==> flow/design.v <==
`timescale 1ns / 1ps 
`timescale 1ns / 1ps
 `timescale 1ns / 1ps 
module muldiv#(parameter XLEN = 32)
(
    input                   clk_i,
    input                   rst_i,
    input  [XLEN-1 : 0]     a_i,
    input  [XLEN-1 : 0]     b_i,
    input                   req_i,
    input  [ 2 : 0]         operation_sel_i,
    output reg [XLEN-1 : 0] muldiv_result_o,
    output reg              ready_o
);
function [XLEN-1 : 0] abs;
    input [XLEN-1 : 0] num;
    abs = num[XLEN-1] ? -num : num;
endfunction
wire operation_mul, operation_mulh, operation_mulhsu, operation_mulhu,
     operation_div, operation_divu, operation_rem, operation_remu;
assign operation_mul = (operation_sel_i == 3'b000);
assign operation_mulh = (operation_sel_i == 3'b001);
assign operation_mulhsu = (operation_sel_i == 3'b010);
assign operation_mulhu = (operation_sel_i == 3'b011);
assign operation_div = (operation_sel_i == 3'b100);
assign operation_divu = (operation_sel_i == 3'b101);
assign operation_rem = (operation_sel_i == 3'b110);
assign operation_remu = (operation_sel_i == 3'b111);
wire is_divider, is_a_zero, is_b_zero,
     is_a_neg, is_b_neg, signed_adjust, mul_overflow;
assign is_divider = operation_sel_i[2];
assign is_a_zero = (a_i == 32'b0);
assign is_b_zero = (b_i == 32'b0);
assign is_a_neg  = a_i[31] & (operation_mulh | operation_mulhsu | operation_div | operation_rem);
assign is_b_neg  = b_i[31] & (operation_mulh | operation_div | operation_rem);
assign signed_adjust = is_a_neg ^ is_b_neg;
assign mul_overflow   = (is_a_neg & (a_i[30: 0] == 31'b0));
wire [XLEN-1 : 0] op_a, op_b;
assign op_a = ( | is_a_neg)? abs(a_i) : a_i;
assign op_b = ( | is_b_neg)? abs(b_i) : b_i;
wire              is_calc_done;
reg  [XLEN-1 : 0] reg32;
reg  [XLEN*2 : 0] result;        
reg  [ 5 : 0]     cnt;
reg  [XLEN-1 : 0]   op_a_r, op_b_r;
reg  [XLEN*2-1 : 0] fast_result, mul0, mul1;
reg  [ 1 : 0]       fast_mul_counter;
assign is_calc_done = !(operation_mul | operation_mulh | operation_mulhsu |
                        operation_mulhu)? ~|cnt : & fast_mul_counter;
wire [XLEN-1 : 0] mull, mulh, quotient, remainder;
assign mull = result[31 : 0];
assign mulh = result[63 : 32];
assign quotient = result[31 : 0];
assign remainder = result[64 : 33];
localparam S_IDLE        = 3'b000,
           S_CALC        = 3'b001,
           S_SIGN_ADJUST = 3'b010,
           S_DONE        = 3'b011,
           S_STALL       = 3'b100;
reg [2 : 0] S, S_nxt;
always @(posedge clk_i)
begin
    if (rst_i)
        S <= S_IDLE;
    else
        S <= S_nxt;
end
always @(*)
begin
    case (S)
        S_IDLE:
            S_nxt = (req_i)? (is_a_zero | is_b_zero)? S_DONE : S_CALC : S_IDLE;
        S_CALC:
            S_nxt = (is_calc_done)? S_SIGN_ADJUST : S_CALC;
        S_SIGN_ADJUST:
            S_nxt = S_DONE;
        S_DONE:
            S_nxt = S_IDLE;
        default:
            S_nxt = S_IDLE;
    endcase
end
wire mul_add = result[0];
wire div_sub = (result[63: 32] >= reg32);
wire [32 : 0] adder_opa, adder_opb;
assign adder_opa = is_divider ? -reg32 : reg32;
assign adder_opb = result[63: 32];
wire [32 : 0] adder_tmp = adder_opa + adder_opb;
wire [64 : 0] result_tmp = {adder_tmp, result[31: 0]};
always @(posedge clk_i)
begin
    if (rst_i || ((S == S_IDLE) & req_i)) begin
        fast_result <= 32'b0;
        fast_mul_counter <= 2'b0; 
    end
    else begin
        op_a_r <= op_a;
        op_b_r <= op_b;
        mul0 <= op_a_r * op_b_r;
        mul1 <= mul0;
        fast_result <= mul1;
        fast_mul_counter <= (& fast_mul_counter)? fast_mul_counter : fast_mul_counter + 1;
    end
end
always @(posedge clk_i)
begin
    if ( (S == S_IDLE) & req_i)
    begin
        if (is_divider)
        begin                        
            if (is_b_zero)
            begin                    
                result[64: 33] <= a_i;
                result[32]  <= 1'b0;
                result[31: 0] <= {32{1'b1}};
            end
            else
            begin
                cnt <= 'd32;
                reg32 <= op_b;
                result <= {1'b0, 32'b0, op_a};   
            end
        end
        else
        begin                        
            if (is_a_zero | is_b_zero)
            begin
                result <= 65'b0;
            end
            else
            begin
                cnt <= 'd31;
                reg32 <= op_a;
                result <= {1'b0, 32'b0, op_b};   
            end
        end
    end
    else if (S == S_CALC)
    begin
        cnt <= cnt - 'd1;
        if (is_divider)
        begin
            result <= (div_sub)? {result_tmp[63 : 0], 1'b1} : {result[63 : 0], 1'b0};
        end
        else
        begin
            result <= (mul_add)? {1'b0, result_tmp[64 : 1]} : {1'b0, result[64 : 1]};
        end
    end
    else if (S == S_SIGN_ADJUST)
    begin
        if (is_divider)
        begin
            result[64: 33] <= (is_a_neg)? -remainder : remainder;
            result[31: 0] <= (signed_adjust)? -quotient : quotient;
        end
        else
        begin
            result <= (operation_mulh | operation_mulhu)? (signed_adjust)? -fast_result : fast_result
                    : (operation_mulhsu)? (is_a_neg)? -fast_result : fast_result : fast_result;
        end
    end
end
always @(posedge clk_i)
begin
    if (S == S_DONE || S == S_STALL)
        ready_o <= 1;
    else
        ready_o <= 0;
end
always @(posedge clk_i)
begin
    if (S == S_DONE)
        muldiv_result_o <= ( {32{operation_mul}} & mull)
                      | ( {32{operation_mulh | operation_mulhsu | operation_mulhu}} & mulh)
                      | ( {32{operation_div | operation_divu}} & quotient)
                      | ( {32{operation_rem | operation_remu}} & remainder)
                      ;
    else
        muldiv_result_o <= muldiv_result_o;
end
endmodule
==> flow/run.sh <==
#!/bin/bash
# the make line also repeats each setting of config.mk as NAME=value (left out here)
make -C /OpenROAD-flow-scripts/flow DESIGN_CONFIG=/design/flow/config.mk WORK_HOME=/design/flow/orfs CLKGATE_MAP_FILE= finish
==> flow/config.mk <==
export PLATFORM = sky130hd
export DESIGN_NAME = muldiv
export DESIGN_NICKNAME = muldiv
export VERILOG_FILES = /design/flow/design.v
export SDC_FILE = /design/flow/constraint.sdc
export NUM_CORES = 4
export LEC_CHECK = 0
export CAP_MARGIN = 20
export CELL_PAD_IN_SITES_DETAIL_PLACEMENT = 0
export CORE_MARGIN = 8
export CORE_UTILIZATION = 56
export CTS_CLUSTER_SIZE = 96
export GPL_ROUTABILITY_DRIVEN = 0
export HOLD_SLACK_MARGIN = 0.06
export PLACE_DENSITY_LB_ADDON = 0.23
export SLEW_MARGIN = 20
==> flow/constraint.sdc <==
create_clock -name core_clock -period 10.8 [get_ports {clk_i}]
set_input_delay 2.1600 -clock core_clock [delete_from_list [all_inputs] [get_ports {clk_i}]]
set_output_delay 2.1600 -clock core_clock [all_outputs]
set_load 0.01 [all_outputs]
==> results.txt, run 1 <==
impl run done, here's what came out: TritonCTS Buffers=45, remaining global-route overflow=0, fill count=8539, antenna violations before repair=8, Synth top cells by count=960 x inv_1, 897 x fa_1, 680 x nand2_1, 648 x and2_1, 337 x clkbuf_1, OpenROAD warning count=31, Final min period=8.60 ns, Cell area leaders=fa_1 32%, edfxtp_1 17%, ha_1 7.5%, and2_1 7.2%, inv_1 6.4%, RR Endpoint=mul0[45]$_DFFE_PN_, Post-Route WL=163000 um, Crit path required time=11.12 ns, post-cts repair resize count=0, XOR/XNOR Area Share=4.52%, Area after DPL=58400 um^2, mean routed wirelength per cell=22.6 um, crit path kind=flop to flop, worst setup path endpoint=mul0[45]$_DFFE_PN_, AND/OR/NAND/NOR Cells, Area Fraction=16.6%, Pre-antenna DRT Iters=6, r2r startpoint=op_b_r[5]$_DFFE_PN_, top-count cell post-synth=inv_1, Setup Fix Bufs, Post-CTS=0, Final Cell Area=60000 um^2, CP Capture Type=flop, post-DR vias/cell=5.96, die height=333 um, Seq share, synth=19.9%, hold_buf cts=0, global-route usage over all layers=29.5%, final hold violation count=0, Registers, synthesis=398, Max Fclk=116 MHz, WHS=0.411 ns, Setup TNS Final=0 ns, post-synth top area cell=fa_1, min-delay worst type=flop to flop, # nets final=7188, Netlist cell types=81, final setup vio count=0, htree depth=2, Largest type area fraction=31.9%, CTS tree=done, worst slack, placed=2.08 ns, Vias=43000, Final ANT Viol Nets=0, Worst R2R Setup Slack=2.20 ns, Synth Flop Type=edfxtp_1, Hold Path Stages=0, CP Launch Point=op_b_r[5]$_DFFE_PN_, 1st-iter DRT viols=4246, Rows=116, Detailed Place HPWL=126000 um, arrival time at the worst endpoint=8.92 ns, Final period util=79.6%, clk sinks=398, synthesized net count=7309, Syn Inst Count=6006, Die Width=333 um, Max stage delay cell, worst path=edfxtp_1, Max-Cap Viols=0, Adder Share, Synth=39.3%, CP bufs+invs=7, clk slew on worst S/H paths=0.07 ns, startpoint types=flop, Die Area=111000 um^2, number of global-route vias before repair=44400, pin slew with the least headroom to its limit=1.21 ns, unrepaired setup endpoints after global routing=no, crit path max fanout=24, Rel. slew slack=19.7%, mapped cell area=56400 um^2, Yosys Chip Area=56400 um^2, Port Buffers=102, Latency at later pin=0.60 ns, status=no timing/DRC/antenna violations, Main logic family=adder cells, ys cells=6006, # IOs=103, hold path start=mul0[40]$_DFFE_PN_, final worst slack=2.20 ns, Init Core Util=56.4%, Reg2Reg Depth=26, AND-OR/OR-AND Cells, Area Fraction=8.73%, EDFF count, synth=326, Post-synth ARST share=0%, Crit. path cell count=26, Worst Hold Path EP=mul1[40]$_DFFE_PN_, mux share=2.04%, first-pass GRT wire length=257000 um, max-slew violations=0, DRC=0, clk_skew=0.0327 ns, CP top delay family=adder cells, largest net degree at the start of global routing=195, Core Footprint=100000 um^2, most frequent CP cell=fa_1, clock root cell=clkbuf_16, Mean Syn Cell Area=9.38 um^2, area added between synthesis and finish=6.40%, Ys Warns=1, maximum root-to-sink buffer count=3, critical path's largest stage delay=0.59 ns
-- routing by layer --
layer	GRT usage (%)	part of all wire (%)	up-vias
li1	-	-	18800
met3	6.87	9.8	520
met2	47.0	46	2155
met4	13.9	5.6	10
met1	38.1	39	21500
met5	0	0.041	-
-- layout make-up --
| type | count | area [um^2] | area share (%) |
|---|---|---|---|
| Timing Repair Buffer | 198 | 1830 | 3.06 |
| Clock inverter | 22 | 230 | 0.384 |
| Sequential cell | 398 | 11200 | 18.7 |
| Multi-Input combinational cell | 4278 | 40200 | 67.0 |
| Inverter | 964 | 3620 | 6.03 |
| Clock buffer | 62 | 1250 | 2.09 |
| Antenna cell | 2 | 5.00 | 0.00835 |
| Tap cell | 1298 | 1620 | 2.71 |
-- through the flow --
step	cells	utilization, %
6_report	7222	60.0
5_1_grt	7220	60.0
4_1_cts	7213	59.8
3_5_place_dp	7129	58.4
3_3_place_gp	7129	58.4
2_1_floorplan	6006	-
==> run 2, diff against run 1 <==
Settings changed: ABC_AREA set to 1, CAP_MARGIN 20 to 10, CELL_PAD_IN_SITES_DETAIL_PLACEMENT 0 to unset, CORE_MARGIN 8 to 2, CORE_UTILIZATION 56 to 72, CTS_CLUSTER_DIAMETER set to 202, CTS_CLUSTER_SIZE 96 to 34, GPL_ROUTABILITY_DRIVEN 0 to unset, HOLD_SLACK_MARGIN 0.06 to unset, PLACE_DENSITY_LB_ADDON 0.23 to unset, SETUP_SLACK_MARGIN set to -0.31, SLEW_MARGIN 20 to 30.
Clock period 10.8 ns to 5.67 ns, I/O delays scaled along.
==> run 2 against run 1 <==
Against the previous run:
- the run now fails in global routing (5_1_grt)
- synthesized cell count is 35% higher
- die size is 22% lower
- synthesized area is 7.5% higher
==> results.txt, run 2 <==
run results: Main logic family=adder cells, First Err=[ERROR GRT-0116] Global routing finished with congestion. Check the congestion regions in the DRC Viewer., EDFF count, synth=326 (unchanged), Adder Share, Synth=36.6% (-2.7 points), Synth Flop Type=edfxtp_1, status=did not finish, Detailed Place HPWL=191000 um (+52%), Core Footprint=83400 um^2 (-17%), clk sinks=398 (unchanged), Syn Inst Count=8083 (+35%), Netlist cell types=55 (-32%), Die Width=294 um (-12%), XOR/XNOR Area Share=2.39% (-2.1 points), gpl congestion=1.10, die height=294 um (-12%), Cell area leaders=fa_1 30%, edfxtp_1 16%, nand2_1 13%, inv_1 13%, ha_1 6.9%, synthesized net count=9386 (+28%), Last stage=global routing (5_1_grt), Ys Warns=1 (unchanged), Registers, synthesis=398 (unchanged), Yosys Chip Area=60600 um^2 (+7.5%), Port Buffers=102 (unchanged), Largest type area fraction=29.6% (-2.2 points), remaining global-route overflow=588, htree depth=1 (-1), Rows=106 (-8.6%), global-route usage over all layers=77.0%, Synth top cells by count=2177 x nand2_1, 2046 x inv_1, 897 x fa_1, 544 x nor2_1, 384 x nand3_1, AND/OR/NAND/NOR Cells, Area Fraction=21.9% (+5.3 points), # IOs=103 (unchanged), mapped cell area=60600 um^2 (+7.5%), Init Core Util=72.6% (+16 points), hold_buf cts=0 (unchanged), top-count cell post-synth=nand2_1, Mean Syn Cell Area=7.50 um^2 (-20%), Seq share, synth=18.5% (-1.4 points), post-synth top area cell=fa_1, Die Area=86500 um^2 (-22%), clock root cell=clkbuf_16, TritonCTS Buffers=15 (-67%), AND-OR/OR-AND Cells, Area Fraction=5.87% (-2.9 points), ys cells=8083 (+35%), Post-synth ARST share=0% (unchanged), maximum root-to-sink buffer count=3 (unchanged), mux share=0% (-2.0 points)
## run 2: metal layers
metal  overflow  track usage, %
met1          5            78.0
met2        309            93.8
met3         13            58.6
met4        258            78.8
met5          3            31.8
## run 2: per-stage QoR
| stage | setup WS (ns) | cells | cell area (um^2) | hold WS (ns) |
|---|---|---|---|---|
| 2_1_floorplan | -0.691 | 8083 | 61200 | 0.400 |
| 3_3_place_gp | -1.29 | 9459 | 66500 | 0.402 |
| 3_5_place_dp | -1.55 | 9459 | 66500 | 0.405 |
| 4_1_cts | -1.25 | 9549 | 68900 | 0.437 |
## run 2: timing repair
action	in CTS
resized	375
cloned	7
setup endpoints to repair	54
setup buffers	67
pin swaps	132
==> run 3, diff against run 2 <==
Settings changed: ABC_AREA 1 to unset, CAP_MARGIN 10 to 20, CORE_UTILIZATION 72 to 35, CTS_CLUSTER_DIAMETER 202 to unset, CTS_CLUSTER_SIZE 34 to unset, PLACE_DENSITY set to 0.6, SETUP_SLACK_MARGIN -0.31 to unset, SLEW_MARGIN 30 to 20.
Clock period 5.67 ns to 8.33 ns, I/O delays scaled along.
==> run 3 against run 2 <==
Against the previous run:
- now clean on timing, DRC and antenna
- die size increased by 90%
- synthesized cell count decreased by 26%
- synthesized area decreased by 7.0%
==> results.txt, run 3 <==
impl run done, here's what came out: Setup TNS Final=0 ns, Netlist cell types=81 (+47%), WHS=0.411 ns, AND-OR/OR-AND Cells, Area Fraction=8.73% (+2.9 points), mux share=2.04% (+2.0 points), # nets final=7284, post-DR vias/cell=5.24, antenna violations before repair=3, Max-Cap Viols=0, crit path kind=flop to flop, maximum root-to-sink buffer count=3 (unchanged), OpenROAD warning count=31, post-synth top area cell=fa_1, pin slew with the least headroom to its limit=1.08 ns, hold path start=mul0[24]$_DFFE_PN_, Crit path required time=8.66 ns, # IOs=103 (unchanged), Cell area leaders=fa_1 32%, edfxtp_1 17%, ha_1 7.5%, and2_1 7.2%, inv_1 6.4%, startpoint types=flop, mapped cell area=56400 um^2 (-7.0%), first-pass GRT wire length=270000 um, top-count cell post-synth=inv_1, Final min period=7.97 ns, Reg2Reg Depth=24, Die Width=405 um (+38%), clk sinks=398 (unchanged), min-delay worst type=flop to flop, Worst R2R Setup Slack=0.36 ns, RR Endpoint=mul0[63]$_DFFE_PN_, Rows=147 (+39%), number of global-route vias before repair=44000, fill count=15900, hold_buf cts=0 (unchanged), final setup vio count=0, Registers, synthesis=398 (unchanged), r2r startpoint=op_a_r[20]$_DFFE_PN_, Seq share, synth=19.9% (+1.4 points), AND/OR/NAND/NOR Cells, Area Fraction=16.6% (-5.3 points), CP Capture Type=flop, Adder Share, Synth=39.3% (+2.7 points), CP top delay family=adder cells, largest net degree at the start of global routing=142, CP Launch Point=op_a_r[20]$_DFFE_PN_, EDFF count, synth=326 (unchanged), synthesized net count=7309 (-22%), Rel. slew slack=27.4%, Port Buffers=102 (unchanged), Ys Warns=1 (unchanged), arrival time at the worst endpoint=8.31 ns, mean routed wirelength per cell=21.4 um, Detailed Place HPWL=142000 um (-26%), Worst Hold Path EP=mul1[24]$_DFFE_PN_, clock root cell=clkbuf_16, non-filler cells, final=8180, Pre-antenna DRT Iters=5, gpl congestion=0.968 (-12%), worst setup path endpoint=mul0[63]$_DFFE_PN_, TritonCTS Buffers=45 (+30), Synth Flop Type=edfxtp_1, area added between synthesis and finish=9.95%, Syn Inst Count=6006 (-26%), Core Footprint=160000 um^2 (+92%), Final ANT Viol Nets=0, Yosys Chip Area=56400 um^2 (-7.0%), Crit. path cell count=24, CP bufs+invs=4, htree depth=2 (+1), final hold violation count=0, Synth top cells by count=960 x inv_1, 897 x fa_1, 680 x nand2_1, 648 x and2_1, 337 x clkbuf_1, Main logic family=adder cells, Latency at later pin=0.61 ns, DRC=0, placed cell count=8075 (-15%), unrepaired setup endpoints after global routing=no, critical path's largest stage delay=0.68 ns, Post-Route WL=175000 um, Final period util=95.7%, Max Fclk=125 MHz, Init Core Util=35.2% (-37 points), Mean Syn Cell Area=9.38 um^2 (+25%), Die Area=164000 um^2 (+90%), die height=405 um (+38%), ys cells=6006 (-26%), status=no timing/DRC/antenna violations, crit path cell chain=and2_1 > fa_1 > fa_1 > inv_1 > fa_1 > fa_1 > inv_1 > fa_1 > fa_1 > fa_1 > inv_1 > fa_1 > inv_1 > ha_1 > a21oi_1 > o21ai_0 > a22oi_1 > o2111a_1 > o21a_1 > o21ai_1 > a311o_1 > a31oi_2 > o21ai_1 > xnor2_1, crit path max fanout=16, Hold Path Stages=0, Vias=42900, Max stage delay cell, worst path=edfxtp_1, XOR/XNOR Area Share=4.52% (+2.1 points), max-slew violations=0, clk_skew=0.0401 ns, most frequent CP cell=fa_1, remaining global-route overflow=0, clk slew on worst S/H paths=0.08 ns, global-route usage over all layers=21.5%, Largest type area fraction=31.9% (+2.2 points), Post-synth ARST share=0% (unchanged), CTS tree=done, 1st-iter DRT viols=3876
==> run 3: stage by stage <==
stage	setup slack, ns	util, %	cell area (um^2)
2_1_floorplan	0.337	-	56400
3_3_place_gp	0.280	37.6	60200
3_5_place_dp	0.219	37.6	60200
4_1_cts	0.165	38.6	61800
5_1_grt	0.00277	38.7	62000
6_report	0.358	38.7	62000
==> run 3: repair_timing <==
action                                  CTS  global route
setup buffers                             0            19
gates resized                             0             8
endpoints found under the setup margin    0            15
==> run 3: metal layers <==
metal | track usage [%] | up-vias | routed length (um)
met5 | 0 | - | 0
met4 | 7.92 | 0 | 7470
met3 | 2.30 | 288 | 11000
met2 | 36.0 | 1563 | 84200
met1 | 28.8 | 22000 | 72600
li1 | - | 19000 | -
==> run 3: final cells by class <==
cell class | count | area [um^2] | share of cell area [%]
antenna | 2 | 5.00 | 0.00808
sequential | 398 | 11200 | 18.1
clock buffer | 62 | 1340 | 2.15
clock inverter | 22 | 215 | 0.347
tap | 2160 | 2700 | 4.36
timing repair buffer | 294 | 2660 | 4.29
inverter | 964 | 3620 | 5.84
multi-input combinational | 4278 | 40200 | 64.9
==> run 4, diff against run 3 <==
Settings changed: CORE_UTILIZATION 35 to 58.
Clock period 8.33 ns to 4.6 ns, I/O delays scaled along.
==> run 4 against run 3 <==
Against the previous run:
- now fails the layout checks on negative setup slack
- non-clock buffer count increased by 568
- worst hold slack lost 0.028 ns
- register-to-register slack worse by 3.1 ns
- sequential share of layout area is 1.6 points lower
- flip-flop count stayed put
- die size down 39%
- critical endpoint is now mul0[62]$_DFFE_PN_
- largest cell class unchanged
==> results.txt, run 4 <==
impl run done, here's what came out: Area after DPL=64100 um^2 (+6.5%), synthesized net count=7309 (unchanged), die height=316 um (-22%), Vias=45300 (+5.7%), Adder Share, Synth=39.3% (unchanged), first-pass GRT wire length=271000 um (+0.39%), 1st-iter DRT viols=3697 (-4.6%), min-delay worst type=flop to flop, Final period util=160% (+65 points), Latency at later pin=0.61 ns (about the same), Die Width=316 um (-22%), Core Footprint=96600 um^2 (-40%), Registers, synthesis=398 (unchanged), Ys Warns=1 (unchanged), Core Util, Final=70.5% (+32 points), Cell area leaders=fa_1 32%, edfxtp_1 17%, ha_1 7.5%, and2_1 7.2%, inv_1 6.4%, Netlist cell types=81 (unchanged), Worst R2R Setup Slack=-2.77 ns (-3.13 ns), mean routed wirelength per cell=22.8 um (+6.3%), OpenROAD warning count=37 (+19%), Die Area=99700 um^2 (-39%), Mean Syn Cell Area=9.38 um^2 (unchanged), AND-OR/OR-AND Cells, Area Fraction=8.73% (unchanged), Max Fclk=136 MHz (+8.1%), Syn Inst Count=6006 (unchanged), Rows=114 (-22%), htree depth=2 (unchanged), mux share=2.04% (unchanged), number of global-route vias before repair=46000 (+4.5%), # IOs=103 (unchanged), area added between synthesis and finish=20.7%, Max stage delay cell, worst path=fa_1, AND/OR/NAND/NOR Cells, Area Fraction=16.6% (unchanged), Final min period=7.37 ns (-0.600 ns), Post-Route WL=179000 um (+2.3%), remaining global-route overflow=0 (unchanged), clk sinks=398 (unchanged), final worst slack=-2.77 ns (-3.13 ns), clk_skew=0.0508 ns (+0.0107 ns), unrepaired setup endpoints after global routing=yes, Main logic family=adder cells, RR Endpoint=mul0[62]$_DFFE_PN_, Reg2Reg Depth=27 (+13%), Seq share, synth=19.9% (unchanged), Yosys Chip Area=56400 um^2 (unchanged), TritonCTS Buffers=44 (-2.2%), post-synth top area cell=fa_1, Crit. path cell count=27 (+13%), Largest type area fraction=31.9% (unchanged), XOR/XNOR Area Share=4.52% (unchanged), hold path start=mul0[28]$_DFFE_PN_, Init Core Util=58.4% (+23 points), max-slew violations=0 (unchanged), post-DR vias/cell=5.76 (+9.9%), CTS tree=done, startpoint types=flop, arrival time at the worst endpoint=7.72 ns (-0.59 ns), clk slew on worst S/H paths=0.07 ns (about the same), Detailed Place HPWL=144000 um (+1.2%), clock root cell=clkbuf_16, Crit path required time=4.95 ns (-3.71 ns), CP Capture Type=flop, final setup vio count=66 (+66), Rel. slew slack=22.1% (-5.3 points), CP top delay family=adder cells, Pre-antenna DRT Iters=6 (+1), # nets final=7851 (+7.8%), maximum root-to-sink buffer count=3 (unchanged), Worst Hold Path EP=mul1[28]$_DFFE_PN_, EDFF count, synth=326 (unchanged), r2r startpoint=op_a_r[5]$_DFFE_PN_, antenna violations before repair=8 (+5), ys cells=6006 (unchanged), hold_buf cts=0 (unchanged), gpl congestion=1.01 (+4.2%), Synth Flop Type=edfxtp_1, Synth top cells by count=960 x inv_1, 897 x fa_1, 680 x nand2_1, 648 x and2_1, 337 x clkbuf_1, Final Cell Area=68000 um^2 (+9.8%), DRC=0 (unchanged), largest net degree at the start of global routing=120 (-15%), crit path kind=flop to flop, worst setup path endpoint=mul0[62]$_DFFE_PN_, Port Buffers=102 (unchanged), status=complete, but fails checks, CP bufs+invs=9 (+5), most frequent CP cell=fa_1, WHS=0.383 ns (-0.0283 ns), pin slew with the least headroom to its limit=1.16 ns (+0.0769 ns), Final ANT Viol Nets=0 (unchanged), SO Viols=negative setup slack, mapped cell area=56400 um^2 (unchanged), Hold Path Stages=0 (unchanged), final hold violation count=0 (unchanged), global-route usage over all layers=36.1% (+15 points), Post-synth ARST share=0% (unchanged), CP Launch Point=op_a_r[5]$_DFFE_PN_, top-count cell post-synth=inv_1, critical path's largest stage delay=0.56 ns (-0.12 ns), crit path max fanout=10 (-6), Max-Cap Viols=0 (unchanged)
run 4: routing by layer:
| metal | routed length, um | track usage (%) |
|---|---|---|
| met1 | 70300 | 47.4 |
| met2 | 85600 | 59.5 |
| met3 | 13100 | 5.16 |
| met4 | 10200 | 17.1 |
| met5 | 13 | 0 |
run 4: final cells by class:
class	count	area (um^2)
repair buffers	862	8140
fillers	7474	28500
multi-input cells	4278	41900
diodes	8	20.0
clock inverters	30	328
inverters	964	3620
flip-flops and latches	398	11200
clock buffers	52	1170
well taps	1276	1600
run 4: repair_timing:
item                                    CTS  global route
gates cloned                              4             3
pin swaps                                64            81
resized                                 172           195
buffers inserted                         31            36
endpoints found under the setup margin   71            71
run 4: metrics by stage:
stage / TNS (ns) / cells / setup slack, ns
6_report: -129.37 / 7868 / -2.77
3_3_place_gp: -133.58 / 7708 / -2.92
3_5_place_dp: -136.23 / 7708 / -3.00
2_1_floorplan: -98.32 / 6006 / -2.50
4_1_cts: -125.61 / 7825 / -2.75
5_1_grt: -142.04 / 7861 / -2.99
==> run 5, diff against run 4 <==
Settings changed: ABC_AREA set to 1, CAP_MARGIN 20 to 10, CELL_PAD_IN_SITES_DETAIL_PLACEMENT set to 1, CELL_PAD_IN_SITES_GLOBAL_PLACEMENT set to 1, CORE_MARGIN 2 to 3, CORE_UTILIZATION 58 to 42, CTS_CLUSTER_SIZE set to 93, HOLD_SLACK_MARGIN set to -0.04, PLACE_DENSITY 0.6 to 0.78, SETUP_SLACK_MARGIN set to 1.18, TNS_END_PERCENT set to 70.
Clock period 4.6 ns to 5.83 ns, I/O delays scaled along.
==> run 5 against run 4 <==
Against the previous run:
- still fails the layout checks on negative setup slack
- largest cell class unchanged
- cell area is 7.5% higher
- flip-flop count did not move
==> results.txt, run 5 <==
impl run done, here's what came out: Mean Syn Cell Area=7.50 um^2 (-20%), Yosys Chip Area=60600 um^2 (+7.5%), die height=386 um (+22%), clock root cell=clkbuf_16, Logic area=43100 um^2 (+2.8%), AND-OR/OR-AND Cells, Area Fraction=5.87% (-2.9 points), Max stage delay cell, worst path=fa_1, placed cell count=10300 (+34%), Die Width=386 um (+22%), Hold Path Stages=0 (unchanged), post-synth top area cell=fa_1, Netlist cell types=55 (-32%), non-filler cells, final=10500 (+33%), pin slew with the least headroom to its limit=1.31 ns (+0.147 ns), Crit path required time=6.23 ns (+1.28 ns), htree depth=2 (unchanged), Port Buffers=102 (unchanged), unrepaired setup endpoints after global routing=yes, Cell area leaders=fa_1 30%, edfxtp_1 16%, nand2_1 13%, inv_1 13%, ha_1 6.9%, arrival time at the worst endpoint=8.68 ns (+0.96 ns), post-DR vias/cell=5.70 (-1.1%), EDFF count, synth=326 (unchanged), number of global-route vias before repair=64100 (+39%), first-pass GRT wire length=404000 um (+49%), Final ANT Viol Nets=0 (unchanged), CP Launch Point=op_b_r[7]$_DFFE_PN_, Final min period=8.28 ns (+0.906 ns), Core Util, Final=51.3% (-19 points), final hold violation count=0 (unchanged), Synth top cells by count=2177 x nand2_1, 2046 x inv_1, 897 x fa_1, 544 x nor2_1, 384 x nand3_1, area added between synthesis and finish=20.7% (about the same), crit path max fanout=22 (+12), CP top delay family=adder cells, Post-synth ARST share=0% (unchanged), Largest type area fraction=29.6% (-2.2 points), SO Viols=negative setup slack, Max Fclk=121 MHz (-11%), CP bufs+invs=7 (-2), top-count cell post-synth=nand2_1, most frequent CP cell=fa_1, Adder Share, Synth=36.6% (-2.7 points), 1st-iter DRT viols=5254 (+42%), clk slew on worst S/H paths=0.07 ns (about the same), fill count=17400 (+130%), final setup vio count=55 (-17%), Pre-antenna DRT Iters=6 (unchanged), status=complete, but fails checks, critical path's largest stage delay=0.94 ns (+0.38 ns), AND/OR/NAND/NOR Cells, Area Fraction=21.9% (+5.3 points), Worst R2R Setup Slack=-2.45 ns (+0.32 ns), Die Area=149000 um^2 (+49%), remaining global-route overflow=0 (unchanged), Area after DPL=67800 um^2 (+5.8%), # IOs=103 (unchanged), RR Endpoint=mul0[53]$_DFFE_PN_, hold path start=mul0[6]$_DFFE_PN_, WHS=0.420 ns (+0.0374 ns), worst slack, placed=-1.44 ns (+1.56 ns), mapped cell area=60600 um^2 (+7.5%), CTS tree=done, Main logic family=adder cells, Final Cell Area=73100 um^2 (+7.5%), worst setup path endpoint=mul0[53]$_DFFE_PN_, TritonCTS Buffers=48 (+9.1%), Max-Cap Viols=0 (unchanged), Setup TNS Final=-107.40 ns (+21.97 ns), Latency at later pin=0.67 ns (+0.06 ns), gpl congestion=1.01 (+0.48%), startpoint types=flop, Reg2Reg Depth=27 (unchanged), mean routed wirelength per cell=28.4 um (+25%), synthesized net count=9386 (+28%), # nets final=9867 (+26%), ys cells=8083 (+35%), global-route usage over all layers=36.6% (+0.43 points), XOR/XNOR Area Share=2.39% (-2.1 points), OpenROAD warning count=34 (-8.1%), min-delay worst type=flop to flop, clk_skew=0.0562 ns (+0.00538 ns), Rel. slew slack=12.1% (-10 points), Vias=59800 (+32%), Syn Inst Count=8083 (+35%), Seq share, synth=18.5% (-1.4 points), Flop area=11200 um^2 (about the same), r2r startpoint=op_b_r[7]$_DFFE_PN_, clk sinks=398 (unchanged), CP Capture Type=flop, crit path kind=flop to flop, DRC=0 (unchanged), Core Footprint=142000 um^2 (+48%), Init Core Util=42.5% (-16 points), Detailed Place HPWL=216000 um (+50%), mux share=0% (-2.0 points), Final period util=142% (-18 points), Registers, synthesis=398 (unchanged), largest net degree at the start of global routing=185 (+54%), Synth Flop Type=edfxtp_1, Post-Route WL=299000 um (+67%), max-slew violations=0 (unchanged), Crit. path cell count=27 (unchanged), maximum root-to-sink buffer count=3 (unchanged), Rows=138 (+21%), final worst slack=-2.45 ns (+0.324 ns), Worst Hold Path EP=mul1[6]$_DFFE_PN_, antenna violations before repair=24 (+16), Ys Warns=1 (unchanged)
[run 5: area by class of cell]
class | count | area share [%]
Inverter | 2060 | 10.6
Antenna cell | 5 | 0.0171
Clock buffer | 53 | 1.73
Timing Repair Buffer | 732 | 9.72
Tap cell | 1890 | 3.23
Multi-Input combinational cell | 5324 | 58.9
Clock inverter | 36 | 0.423
Sequential cell | 398 | 15.4
[run 5: repair_timing]
item,4_1_cts,5_1_grt
resized,429,344
setup buffers,37,37
gates cloned,2,6
pin swaps,87,149
endpoints found under the setup margin,59,70
hold buffers,0,0
[run 5: metal layers]
metal / track usage [%] / wire length, um / up-vias
met2: 64.1 / 141000 / 3316
li1: - / - / 25100
met1: 40.4 / 100000 / 29800
met3: 5.17 / 24200 / 1563
met5: 0 / 137 / -
met4: 26.6 / 32400 / 16
==> run 6, diff against run 5 <==
Settings changed: ABC_AREA 1 to unset, CAP_MARGIN 10 to 5, CELL_PAD_IN_SITES_DETAIL_PLACEMENT 1 to unset, CELL_PAD_IN_SITES_GLOBAL_PLACEMENT 1 to unset, CORE_MARGIN 3 to 2, CORE_UTILIZATION 42 to 72, CTS_CLUSTER_SIZE 93 to 36, HOLD_SLACK_MARGIN -0.04 to unset, PLACE_DENSITY 0.78 to 0.6, SETUP_SLACK_MARGIN 1.18 to 0.96, TNS_END_PERCENT 70 to unset.
Clock period 5.83 ns to 6.9 ns, I/O delays scaled along.
==> run 6 against run 5 <==
Against the previous run:
- still fails the layout checks on negative setup slack
- cell area fell by 11%
- global-route usage rose by 9.4 points
- count of clock-buffer cells in the layout rose by 9
- clock skew fell by 0.013 ns
- die size fell by 46%
- fmax rose by 1.2%
- worst hold slack got worse by 0.013 ns
- highest routed layer unchanged
- first-iteration DRC count rose by 16%
- critical path type unchanged
- worst setup slack improved by 1.2 ns
- critical path depth fell by 2
==> results.txt, run 6 <==
impl run done, here's what came out: status=complete, but fails checks, SO Viols=negative setup slack, Vias=48000 (-20%), Adder Share, Synth=39.3% (+2.7 points), maximum root-to-sink buffer count=3 (unchanged), top-count cell post-synth=inv_1, Hold Path Stages=0 (unchanged), worst setup path endpoint=mul0[61]$_DFFE_PN_, Largest type area fraction=31.9% (+2.2 points), CP Capture Type=flop, CP top delay family=adder cells, Syn Inst Count=6006 (-26%), number of global-route vias before repair=49400 (-23%), global-route usage over all layers=45.9% (+9.4 points), RR Endpoint=mul0[61]$_DFFE_PN_, Ys Warns=1 (unchanged), crit path max fanout=17 (-23%), CP bufs+invs=6 (-1), clk sinks=398 (unchanged), largest net degree at the start of global routing=212 (+15%), TritonCTS Buffers=43 (-10%), htree depth=2 (unchanged), clock root cell=clkbuf_16, remaining global-route overflow=0 (unchanged), arrival time at the worst endpoint=8.53 ns (-0.15 ns), Max stage delay cell, worst path=fa_1, CTS tree=done, 1st-iter DRT viols=6107 (+16%), mux share=2.04% (+2.0 points), synthesized net count=7309 (-22%), gpl congestion=1.06 (+4.6%), Latency at later pin=0.61 ns (-0.06 ns), die height=284 um (-26%), # nets final=7599 (-23%), startpoint types=flop, Rows=102 (-26%), Die Area=80500 um^2 (-46%), Final period util=119% (-23 points), pin slew with the least headroom to its limit=1.27 ns (-0.0346 ns), Detailed Place HPWL=137000 um (-36%), mean routed wirelength per cell=26.1 um (-8.3%), Netlist cell types=81 (+47%), OpenROAD warning count=40 (+18%), Reg2Reg Depth=25 (-7.4%), XOR/XNOR Area Share=4.52% (+2.1 points), Pre-antenna DRT Iters=8 (+2), hold path start=mul0[15]$_DFFE_PN_, DRC=0 (unchanged), post-DR vias/cell=6.52 (+14%), most frequent CP cell=fa_1, antenna violations before repair=8 (-67%), # IOs=103 (unchanged), unrepaired setup endpoints after global routing=yes, max-slew violations=0 (unchanged), r2r startpoint=op_b_r[5]$_DFFE_PN_, Worst R2R Setup Slack=-1.28 ns (+1.17 ns), Crit path required time=7.26 ns (+1.03 ns), Init Core Util=72.8% (+30 points), Synth top cells by count=960 x inv_1, 897 x fa_1, 680 x nand2_1, 648 x and2_1, 337 x clkbuf_1, Yosys Chip Area=56400 um^2 (-7.0%), Max-Cap Viols=0 (unchanged), Seq share, synth=19.9% (+1.4 points), clk slew on worst S/H paths=0.07 ns (about the same), Main logic family=adder cells, Port Buffers=102 (unchanged), non-filler cells, final=7374 (-30%), Max Fclk=122 MHz (+1.2%), AND/OR/NAND/NOR Cells, Area Fraction=16.6% (-5.3 points), final worst slack=-1.28 ns (+1.17 ns), mapped cell area=56400 um^2 (-7.0%), first-pass GRT wire length=281000 um (-30%), Core Footprint=77500 um^2 (-46%), critical path's largest stage delay=0.70 ns (-0.24 ns), crit path kind=flop to flop, Die Width=284 um (-26%), Post-Route WL=192000 um (-36%), EDFF count, synth=326 (unchanged), AND-OR/OR-AND Cells, Area Fraction=8.73% (+2.9 points), area added between synthesis and finish=15.7%, Final min period=8.18 ns (-0.101 ns), min-delay worst type=flop to flop, Crit. path cell count=25 (-7.4%), WHS=0.407 ns (-0.0129 ns), Mean Syn Cell Area=9.38 um^2 (+25%), Worst Hold Path EP=mul1[15]$_DFFE_PN_, placed cell count=7226 (-30%), Rel. slew slack=14.4% (+2.3 points), Registers, synthesis=398 (unchanged), final hold violation count=0 (unchanged), Cell area leaders=fa_1 32%, edfxtp_1 17%, ha_1 7.5%, and2_1 7.2%, inv_1 6.4%, Post-synth ARST share=0% (unchanged), CP Launch Point=op_b_r[5]$_DFFE_PN_, Final ANT Viol Nets=0 (unchanged), clk_skew=0.0429 ns (-0.0133 ns), final setup vio count=41 (-25%), Synth Flop Type=edfxtp_1, ys cells=6006 (-26%), post-synth top area cell=fa_1
[run 6: metrics by stage]
stage / instance area (um^2) / util (%) / setup TNS (ns) / worst slack [ns]
CTS: 64400 / 83.2 / -9.58 / -0.545
detailed placement: 61800 / 79.8 / -14.52 / -0.729
global placement: 61800 / 79.8 / -10.16 / -0.562
finish: 65200 / 84.1 / -26.91 / -1.28
global route: 65200 / 84.1 / -33.09 / -1.41
floorplan: 56900 / - / -0.391 / -0.197
[run 6: layout make-up]
type | count | area (um^2)
sequential | 398 | 11200
clock inverter | 18 | 186
timing repair buffer | 611 | 6000
fill | 4236 | 12300
tap | 1040 | 1300
multi-input combinational | 4278 | 41600
clock buffer | 62 | 1270
antenna | 3 | 7.51
inverter | 964 | 3620
[run 6: what timing repair did]
item | CTS | global route
setup buffers | 42 | 18
pin swaps | 80 | 71
cloned | 5 | 0
endpoints found under the setup margin | 53 | 56
gates resized | 136 | 131
hold buffers | 0 | 0
[run 6: routing by layer]
metal	vias up	track usage [%]	routed length, um
met5	-	0	44
met4	6	31.5	19100
met3	1240	10.0	23400
met2	3847	72.8	87100
met1	23300	56.7	62700
li1	19700	-	-
==> run 7, diff against run 6 <==
Settings changed: CAP_MARGIN 5 to 20, CORE_MARGIN 2 to 8, CORE_UTILIZATION 72 to 40, CTS_CLUSTER_DIAMETER set to 359, CTS_CLUSTER_SIZE 36 to unset, SETUP_SLACK_MARGIN 0.96 to unset, SLEW_MARGIN 20 to 15.
Clock period 6.9 ns to 8.5 ns, I/O delays scaled along.
==> run 7 against run 6 <==
Against the previous run:
- the run now finishes clean
- core utilization is 40 points lower
- critical path type unchanged
- non-clock buffer count decreased by 337
- count of clock-buffer cells in the layout rose by 6
- flip-flop count unchanged
==> results.txt, run 7 <==
impl run done, here's what came out: number of global-route vias before repair=44500 (-9.8%), CP top delay family=adder cells, EDFF count, synth=326 (unchanged), Port Buffers=102 (unchanged), Core Util, Final=44.0% (-40 points), Latency at later pin=0.61 ns (about the same), post-synth top area cell=fa_1, status=no timing/DRC/antenna violations, Core Footprint=140000 um^2 (+80%), Syn Inst Count=6006 (unchanged), antenna violations before repair=4 (-4), CP bufs+invs=9 (+3), Pre-antenna DRT Iters=7 (-1), Setup TNS Final=0 ns (+26.91 ns), Init Core Util=40.3% (-32 points), Die Width=391 um (+38%), clk sinks=398 (unchanged), crit path max fanout=8 (-9), CTS tree=done, clk slew on worst S/H paths=0.07 ns (about the same), AND/OR/NAND/NOR Cells, Area Fraction=16.6% (unchanged), post-DR vias/cell=5.45 (-16%), hold_buf cts=0 (unchanged), pin slew with the least headroom to its limit=1.24 ns (-0.0337 ns), TritonCTS Buffers=47 (+9.3%), arrival time at the worst endpoint=8.56 ns (+0.03 ns), RR Endpoint=mul0[45]$_DFFE_PN_, Hold Path Stages=0 (unchanged), Worst R2R Setup Slack=0.26 ns (+1.53 ns), OpenROAD warning count=34 (-15%), htree depth=2 (unchanged), Final period util=97.0% (-22 points), synthesized net count=7309 (unchanged), Die Area=153000 um^2 (+90%), Worst Hold Path EP=mul1[42]$_DFFE_PN_, remaining global-route overflow=0 (unchanged), Vias=43000 (-11%), min-delay worst type=flop to flop, ys cells=6006 (unchanged), global-route usage over all layers=22.9% (-23 points), first-pass GRT wire length=271000 um (-3.7%), Rows=137 (+34%), startpoint types=flop, # nets final=7266 (-4.4%), Rel. slew slack=17.0% (+2.6 points), Main logic family=adder cells, Final ANT Viol Nets=0 (unchanged), Final min period=8.24 ns (+0.0670 ns), 1st-iter DRT viols=3836 (-37%), AND-OR/OR-AND Cells, Area Fraction=8.73% (unchanged), largest net degree at the start of global routing=176 (-17%), critical path's largest stage delay=0.56 ns (-0.14 ns), Max-Cap Viols=0 (unchanged), mux share=2.04% (unchanged), Synth Flop Type=edfxtp_1, Cell area leaders=fa_1 32%, edfxtp_1 17%, ha_1 7.5%, and2_1 7.2%, inv_1 6.4%, final hold violation count=0 (unchanged), Mean Syn Cell Area=9.38 um^2 (unchanged), WHS=0.409 ns (+0.00188 ns), maximum root-to-sink buffer count=3 (unchanged), # IOs=103 (unchanged), Max stage delay cell, worst path=edfxtp_1, gpl congestion=0.958 (-9.7%), Synth top cells by count=960 x inv_1, 897 x fa_1, 680 x nand2_1, 648 x and2_1, 337 x clkbuf_1, placed cell count=7769 (+7.5%), crit path kind=flop to flop, Reg2Reg Depth=28 (+12%), Detailed Place HPWL=141000 um (+2.6%), clk_skew=0.0376 ns (-0.00528 ns), Max Fclk=121 MHz (-0.81%), most frequent CP cell=fa_1, DRC=0 (unchanged), CP Capture Type=flop, r2r startpoint=op_a_r[11]$_DFFE_PN_, Yosys Chip Area=56400 um^2 (unchanged), area added between synthesis and finish=9.04%, Adder Share, Synth=39.3% (unchanged), mapped cell area=56400 um^2 (unchanged), XOR/XNOR Area Share=4.52% (unchanged), Crit path required time=8.82 ns (+1.56 ns), final setup vio count=0 (-100%), Post-Route WL=177000 um (-7.9%), top-count cell post-synth=inv_1, worst setup path endpoint=mul0[45]$_DFFE_PN_, CP Launch Point=op_a_r[11]$_DFFE_PN_, Seq share, synth=19.9% (unchanged), non-filler cells, final=7882 (+6.9%), mean routed wirelength per cell=22.5 um (-14%), Ys Warns=1 (unchanged), hold path start=mul0[42]$_DFFE_PN_, max-slew violations=0 (unchanged), clock root cell=clkbuf_16, Post-synth ARST share=0% (unchanged), unrepaired setup endpoints after global routing=no, die height=391 um (+38%), Largest type area fraction=31.9% (unchanged), Registers, synthesis=398 (unchanged), Crit. path cell count=28 (+12%), Netlist cell types=81 (unchanged)
## run 7: per-stage QoR
stage	cell area [um^2]	setup slack, ns
finish	61500	0.256
detailed placement	59700	0.211
global route	61400	0.00414
floorplan	56400	0.473
global placement	59700	0.245
CTS	61200	0.158
## run 7: area by class of cell
type / count / area, um^2
Tap cell: 1876 / 2350
Clock buffer: 68 / 1380
Antenna cell: 5 / 12.5
Clock inverter: 19 / 154
Inverter: 964 / 3620
Sequential cell: 398 / 11200
Timing Repair Buffer: 274 / 2520
Fill cell: 13600 / 78200
Multi-Input combinational cell: 4278 / 40200
## run 7: per-layer routing
layer	part of all wire [%]	track usage [%]
met1	40	29.8
met4	5.8	10.9
met3	6.7	3.04
met5	0	0
met2	47	37.8
## run 7: repair_timing
item,4_1_cts,5_1_grt
buffers inserted,0,20
endpoints found under the hold margin,0,0
setup endpoints to repair,0,7
resized,0,5
==> run 8, diff against run 7 <==
Settings changed: ABC_AREA set to 1, CAP_MARGIN 20 to 5, CORE_MARGIN 8 to 2, CORE_UTILIZATION 40 to 66, CTS_CLUSTER_DIAMETER 359 to 289, CTS_CLUSTER_SIZE set to 73, MAX_ROUTING_LAYER set to met4, SLEW_MARGIN 15 to 20.
Clock period 8.5 ns to 6.0 ns, I/O delays scaled along.
==> run 8 against run 7 <==
Against the previous run:
- the run now fails in global routing (5_1_grt)
- synthesized area up 7.5%
- synthesized cell count up 35%
- die size decreased by 38%
==> results.txt, run 8 <==
run results: htree depth=1 (-1), remaining global-route overflow=136, AND-OR/OR-AND Cells, Area Fraction=5.87% (-2.9 points), clk sinks=398 (unchanged), Rows=111 (-19%), maximum root-to-sink buffer count=3 (unchanged), top-count cell post-synth=nand2_1, placed cell count=9606 (+24%), First Err=[ERROR GRT-0232] Routing congestion too high. Check the congestion heatmap in the GUI., Cell area leaders=fa_1 30%, edfxtp_1 16%, nand2_1 13%, inv_1 13%, ha_1 6.9%, status=did not finish, Detailed Place HPWL=191000 um (+36%), Port Buffers=102 (unchanged), mux share=0% (-2.0 points), Yosys Chip Area=60600 um^2 (+7.5%), ys cells=8083 (+35%), XOR/XNOR Area Share=2.39% (-2.1 points), Ys Warns=1 (unchanged), Synth top cells by count=2177 x nand2_1, 2046 x inv_1, 897 x fa_1, 544 x nor2_1, 384 x nand3_1, Die Width=307 um (-22%), Core Footprint=91400 um^2 (-35%), gpl congestion=1.07 (+12%), Seq share, synth=18.5% (-1.4 points), Area after DPL=67100 um^2 (+13%), Init Core Util=66.3% (+26 points), Post-synth ARST share=0% (unchanged), post-synth top area cell=fa_1, synthesized net count=9386 (+28%), TritonCTS Buffers=9 (-81%), Mean Syn Cell Area=7.50 um^2 (-20%), # IOs=103 (unchanged), Die Area=94200 um^2 (-38%), global-route usage over all layers=69.1%, Synth Flop Type=edfxtp_1, AND/OR/NAND/NOR Cells, Area Fraction=21.9% (+5.3 points), Main logic family=adder cells, hold_buf cts=0 (unchanged), Syn Inst Count=8083 (+35%), EDFF count, synth=326 (unchanged), Largest type area fraction=29.6% (-2.2 points), mapped cell area=60600 um^2 (+7.5%), clock root cell=clkbuf_16, Adder Share, Synth=36.6% (-2.7 points), Last stage=global routing (5_1_grt), Registers, synthesis=398 (unchanged), Netlist cell types=55 (-32%), die height=307 um (-22%)
==> run 8: per-layer routing <==
| layer | overflow | global-route usage (%) |
|---|---|---|
| met1 | 1 | 67.3 |
| met2 | 73 | 88.9 |
| met3 | 1 | 44.9 |
| met4 | 61 | 70.6 |
| met5 | - | - |
==> run 8: stage by stage <==
step	hold WS [ns]	utilization (%)	setup slack, ns
4_1_cts	0.431	75.8	-0.939
3_5_place_dp	0.405	73.5	-1.11
3_3_place_gp	0.400	73.5	-0.992
2_1_floorplan	0.400	-	-0.362
==> run 8: what timing repair did <==
| item | in CTS |
|---|---|
| buffers inserted | 36 |
| hold endpoints to repair | 0 |
| gates cloned | 2 |
| pin swaps | 82 |
| endpoints found under the setup margin | 54 |
| gates resized | 405 |
==> run 9, diff against run 8 <==
Settings changed: ABC_AREA 1 to unset, CORE_UTILIZATION 66 to 72, CTS_CLUSTER_DIAMETER 289 to unset, CTS_CLUSTER_SIZE 73 to unset, MAX_ROUTING_LAYER met4 to unset, SETUP_SLACK_MARGIN set to -0.55.
Clock period 6.0 ns to 5.39 ns, I/O delays scaled along.
==> run 9 against run 8 <==
Against the previous run:
- now fails the layout checks on negative setup slack
- synthesized cell count is 26% lower
- die size is 15% lower
- synthesized area is 7.0% lower
==> results.txt, run 9 <==
impl run done, here's what came out: synthesized net count=7309 (-22%), EDFF count, synth=326 (unchanged), Post-synth ARST share=0% (unchanged), Logic area=41500 um^2, Mean Syn Cell Area=9.38 um^2 (+25%), Vias=48100, fill count=4110, unrepaired setup endpoints after global routing=yes, top-count cell post-synth=inv_1, htree depth=2 (+1), min-delay worst type=flop to flop, # nets final=7688, Max stage delay cell, worst path=fa_1, most frequent CP cell=fa_1, crit path kind=flop to flop, CP bufs+invs=10, clk_skew=0.0292 ns, gpl congestion=1.02 (-4.3%), Registers, synthesis=398 (unchanged), Synth Flop Type=edfxtp_1, Core Util, Final=84.8%, Flop area=11200 um^2, mapped cell area=56400 um^2 (-7.0%), largest net degree at the start of global routing=165, Worst Hold Path EP=mul1[16]$_DFFE_PN_, r2r startpoint=op_b_r[2]$_DFFE_PN_, Max Fclk=126 MHz, SO Viols=negative setup slack, Init Core Util=72.8% (+6.5 points), AND/OR/NAND/NOR Cells, Area Fraction=16.6% (-5.3 points), AND-OR/OR-AND Cells, Area Fraction=8.73% (+2.9 points), Die Width=284 um (-7.6%), Final ANT Viol Nets=0, Synth top cells by count=960 x inv_1, 897 x fa_1, 680 x nand2_1, 648 x and2_1, 337 x clkbuf_1, Rows=102 (-8.1%), Post-Route WL=192000 um, Crit path required time=5.80 ns, die height=284 um (-7.6%), critical path's largest stage delay=0.59 ns, crit path max fanout=6, remaining global-route overflow=0, Hold Path Stages=0, 1st-iter DRT viols=5968, Worst R2R Setup Slack=-2.52 ns, first-pass GRT wire length=283000 um, max-slew violations=0, final worst slack=-2.52 ns, Latency at later pin=0.61 ns, Largest type area fraction=31.9% (+2.2 points), OpenROAD warning count=36, final setup vio count=57, hold_buf cts=0 (unchanged), Main logic family=adder cells, TritonCTS Buffers=43 (+34), maximum root-to-sink buffer count=3 (unchanged), Final period util=147%, DRC=0, area added between synthesis and finish=16.5%, clk slew on worst S/H paths=0.07 ns, Pre-antenna DRT Iters=10, Yosys Chip Area=56400 um^2 (-7.0%), post-DR vias/cell=6.45, Syn Inst Count=6006 (-26%), Port Buffers=102 (unchanged), Area after DPL=62300 um^2 (-7.2%), global-route usage over all layers=46.1%, ys cells=6006 (-26%), Max-Cap Viols=0, Detailed Place HPWL=138000 um (-28%), CTS tree=done, arrival time at the worst endpoint=8.31 ns, final hold violation count=0, hold path start=mul0[16]$_DFFE_PN_, Reg2Reg Depth=28, # IOs=103 (unchanged), antenna violations before repair=7, Final min period=7.91 ns, Rel. slew slack=22.3%, startpoint types=flop, Die Area=80500 um^2 (-15%), clock root cell=clkbuf_16, RR Endpoint=mul0[41]$_DFFE_PN_, Cell area leaders=fa_1 32%, edfxtp_1 17%, ha_1 7.5%, and2_1 7.2%, inv_1 6.4%, Ys Warns=1 (unchanged), mux share=2.04% (+2.0 points), post-synth top area cell=fa_1, CP Launch Point=op_b_r[2]$_DFFE_PN_, Netlist cell types=81 (+47%), XOR/XNOR Area Share=4.52% (+2.1 points), pin slew with the least headroom to its limit=1.16 ns, mean routed wirelength per cell=25.8 um, clk sinks=398 (unchanged), Crit. path cell count=28, Seq share, synth=19.9% (+1.4 points), WHS=0.412 ns, worst slack, placed=-2.30 ns (-1.19 ns), status=complete, but fails checks, Core Footprint=77500 um^2 (-15%), number of global-route vias before repair=49500, worst setup path endpoint=mul0[41]$_DFFE_PN_, Final Cell Area=65700 um^2, CP top delay family=adder cells, CP Capture Type=flop, Adder Share, Synth=39.3% (+2.7 points)
## run 9: repair_timing
| action | CTS | global route |
|---|---|---|
| endpoints found under the hold margin | 0 | 0 |
| gates cloned | 2 | 0 |
| pin swaps | 87 | 69 |
| endpoints found under the setup margin | 52 | 54 |
| gates resized | 144 | 126 |
| buffers inserted | 63 | 37 |
## run 9: cell type report
type                    instances  area share, %
well taps                    1040           1.98
flip-flops and latches        398           17.1
repair buffers                700           10.0
multi-input cells            4278           63.1
inverters                     964           5.51
diodes                          5         0.0191
clock inverters                25          0.480
clock buffers                  54           1.73
## run 9: metal layers
| metal | GRT usage, % | share of wire, % | vias to the layer above |
|---|---|---|---|
| li1 | - | - | 19800 |
| met1 | 56.6 | 33 | 23300 |
| met2 | 72.7 | 45 | 3740 |
| met3 | 10.1 | 12 | 1222 |
| met4 | 33.1 | 9.8 | 4 |
| met5 | 0.238 | 0.029 | - |
## run 9: through the flow
stage          TNS, ns  cells
2_1_floorplan   -56.30   6006
6_report       -106.00   7464
3_5_place_dp    -90.96   7296
3_3_place_gp    -84.61   7296
5_1_grt        -112.35   7462
4_1_cts         -92.13   7431
==> run 10, diff against run 9 <==
Settings changed: CTS_CLUSTER_SIZE set to 21, SETUP_SLACK_MARGIN -0.55 to 1.07, SLEW_MARGIN 20 to 30.
Clock period 5.39 ns to 8.25 ns, I/O delays scaled along.
==> run 10 against run 9 <==
Against the previous run:
- flip-flop count unchanged
- cell area down 3.1%
- largest cell class unchanged
- worst setup slack better by 2.9 ns
- clock skew up 0.012 ns
- sequential share of layout area up 0.55 points
- wire length down 3.2%
- global-route usage down 1.5 points
- final cell count down 3.3%
- worst hold slack better by 0.0071 ns
- the run now finishes clean
- count of clock-buffer cells in the layout up 6
- die size unchanged
==> results.txt, run 10 <==
impl run done, here's what came out: Max-Cap Viols=0 (unchanged), post-synth top area cell=fa_1, Registers, synthesis=398 (unchanged), Detailed Place HPWL=130000 um (-5.4%), Reg2Reg Depth=26 (-7.1%), maximum root-to-sink buffer count=3 (unchanged), CP top delay family=adder cells, post-DR vias/cell=6.50 (+0.85%), top-count cell post-synth=inv_1, Post-synth ARST share=0% (unchanged), mean routed wirelength per cell=25.8 um (about the same), Cell area leaders=fa_1 32%, edfxtp_1 17%, ha_1 7.5%, and2_1 7.2%, inv_1 6.4%, hold path start=mul0[17]$_DFFE_PN_, RR Endpoint=mul0[56]$_DFFE_PN_, 1st-iter DRT viols=5825 (-2.4%), unrepaired setup endpoints after global routing=yes, Max Fclk=127 MHz (about the same), final worst slack=0.351 ns (+2.87 ns), Max stage delay cell, worst path=fa_2, WL met1=62200 um (-1.1%), mux share=2.04% (unchanged), final setup vio count=0 (-100%), met2 wire length=84500 um (-3.4%), Netlist cell types=81 (unchanged), clock root cell=clkbuf_16, Seq share, synth=19.9% (unchanged), Top Layer Used=met4, pin slew with the least headroom to its limit=1.02 ns (-0.146 ns), CP Capture Type=flop, Latency at later pin=0.61 ns (about the same), remaining global-route overflow=0 (unchanged), Worst Hold Path EP=mul1[17]$_DFFE_PN_, clk sinks=398 (unchanged), Pre-antenna DRT Iters=9 (-1), crit path max fanout=7 (+1), Synth top cells by count=960 x inv_1, 897 x fa_1, 680 x nand2_1, 648 x and2_1, 337 x clkbuf_1, WHS=0.419 ns (+0.00712 ns), Hold Path Stages=0 (unchanged), worst setup path endpoint=mul0[56]$_DFFE_PN_, Yosys Chip Area=56400 um^2 (unchanged), Post-Route WL=186000 um (-3.2%), OpenROAD warning count=37 (+2.8%), DRC=0 (unchanged), r2r startpoint=op_a_r[12]$_DFFE_PN_, XOR/XNOR Area Share=4.52% (unchanged), Main logic family=adder cells, EDFF count, synth=326 (unchanged), Adder Share, Synth=39.3% (unchanged), final hold violation count=0 (unchanged), CTS tree=done, ys cells=6006 (unchanged), non-filler cells, final=7219 (-3.3%), Die Width=284 um (unchanged), largest net degree at the start of global routing=172 (+4.2%), TritonCTS Buffers=44 (+2.3%), Vias=46900 (-2.5%), Worst R2R Setup Slack=0.35 ns (+2.87 ns), number of global-route vias before repair=47800 (-3.5%), crit path kind=flop to flop, hold_buf cts=0 (unchanged), critical path's largest stage delay=0.59 ns (about the same), Core Footprint=77500 um^2 (unchanged), Crit. path cell count=26 (-7.1%), AND/OR/NAND/NOR Cells, Area Fraction=16.6% (unchanged), Synth Flop Type=edfxtp_1, antenna violations before repair=4 (-3), Setup TNS Final=0 ns (+106.00 ns), max-slew violations=0 (unchanged), Die Area=80500 um^2 (unchanged), Port Buffers=102 (unchanged), gpl congestion=1.01 (-0.85%), AND-OR/OR-AND Cells, Area Fraction=8.73% (unchanged), area added between synthesis and finish=12.9%, Mean Syn Cell Area=9.38 um^2 (unchanged), Largest type area fraction=31.9% (unchanged), clk_skew=0.0413 ns (+0.0121 ns), CP bufs+invs=6 (-4), Rows=102 (unchanged), Final min period=7.90 ns (-0.00747 ns), # IOs=103 (unchanged), placed cell count=6924 (-5.1%), die height=284 um (unchanged), arrival time at the worst endpoint=8.23 ns (-0.08 ns), worst slack, placed=0.0488 ns (+2.35 ns), Final period util=95.8% (-51 points), Init Core Util=72.8% (unchanged), htree depth=2 (unchanged), Crit path required time=8.58 ns (+2.78 ns), synthesized net count=7309 (unchanged), Syn Inst Count=6006 (unchanged), Rel. slew slack=32.1% (+9.8 points), status=no timing/DRC/antenna violations, met3 routed WL=23100 um (-0.11%), clk slew on worst S/H paths=0.07 ns (about the same), Ys Warns=1 (unchanged), min-delay worst type=flop to flop, CP Launch Point=op_a_r[12]$_DFFE_PN_, first-pass GRT wire length=274000 um (-3.2%), global-route usage over all layers=44.7% (-1.5 points), Final ANT Viol Nets=0 (unchanged), most frequent CP cell=fa_1, startpoint types=flop, mapped cell area=56400 um^2 (unchanged), # nets final=7444 (-3.2%)
[run 10: routing by layer]
| metal | global-route usage (%) | up-vias |
|---|---|---|
| li1 | - | 19400 |
| met1 | 56.0 | 23000 |
| met2 | 70.2 | 3520 |
| met3 | 10.5 | 1032 |
| met4 | 28.5 | 0 |
| met5 | 0 | - |
[run 10: what timing repair did]
item                                    CTS  global route
pin swaps                                61           122
cloned                                    6            10
resized                                 144           177
setup buffers                           132            60
endpoints found under the setup margin   41            40
[run 10: through the flow]
| step | cell area [um^2] | util [%] |
|---|---|---|
| after floorplan | 56400 | - |
| after global placement | 58700 | 75.8 |
| after detailed placement | 58700 | 75.8 |
| after CTS | 62100 | 80.2 |
| after global routing | 63600 | 82.1 |
| final | 63600 | 82.1 |
[run 10: layout make-up]
| class | count | area [um^2] |
|---|---|---|
| Multi-Input combinational cell | 4278 | 41200 |
| Fill cell | 4451 | 13800 |
| Sequential cell | 398 | 11200 |
| Timing Repair Buffer | 455 | 4850 |
| Inverter | 964 | 3620 |
| Tap cell | 1040 | 1300 |
| Clock buffer | 60 | 1210 |
| Clock inverter | 21 | 214 |
| Antenna cell | 3 | 7.51 |
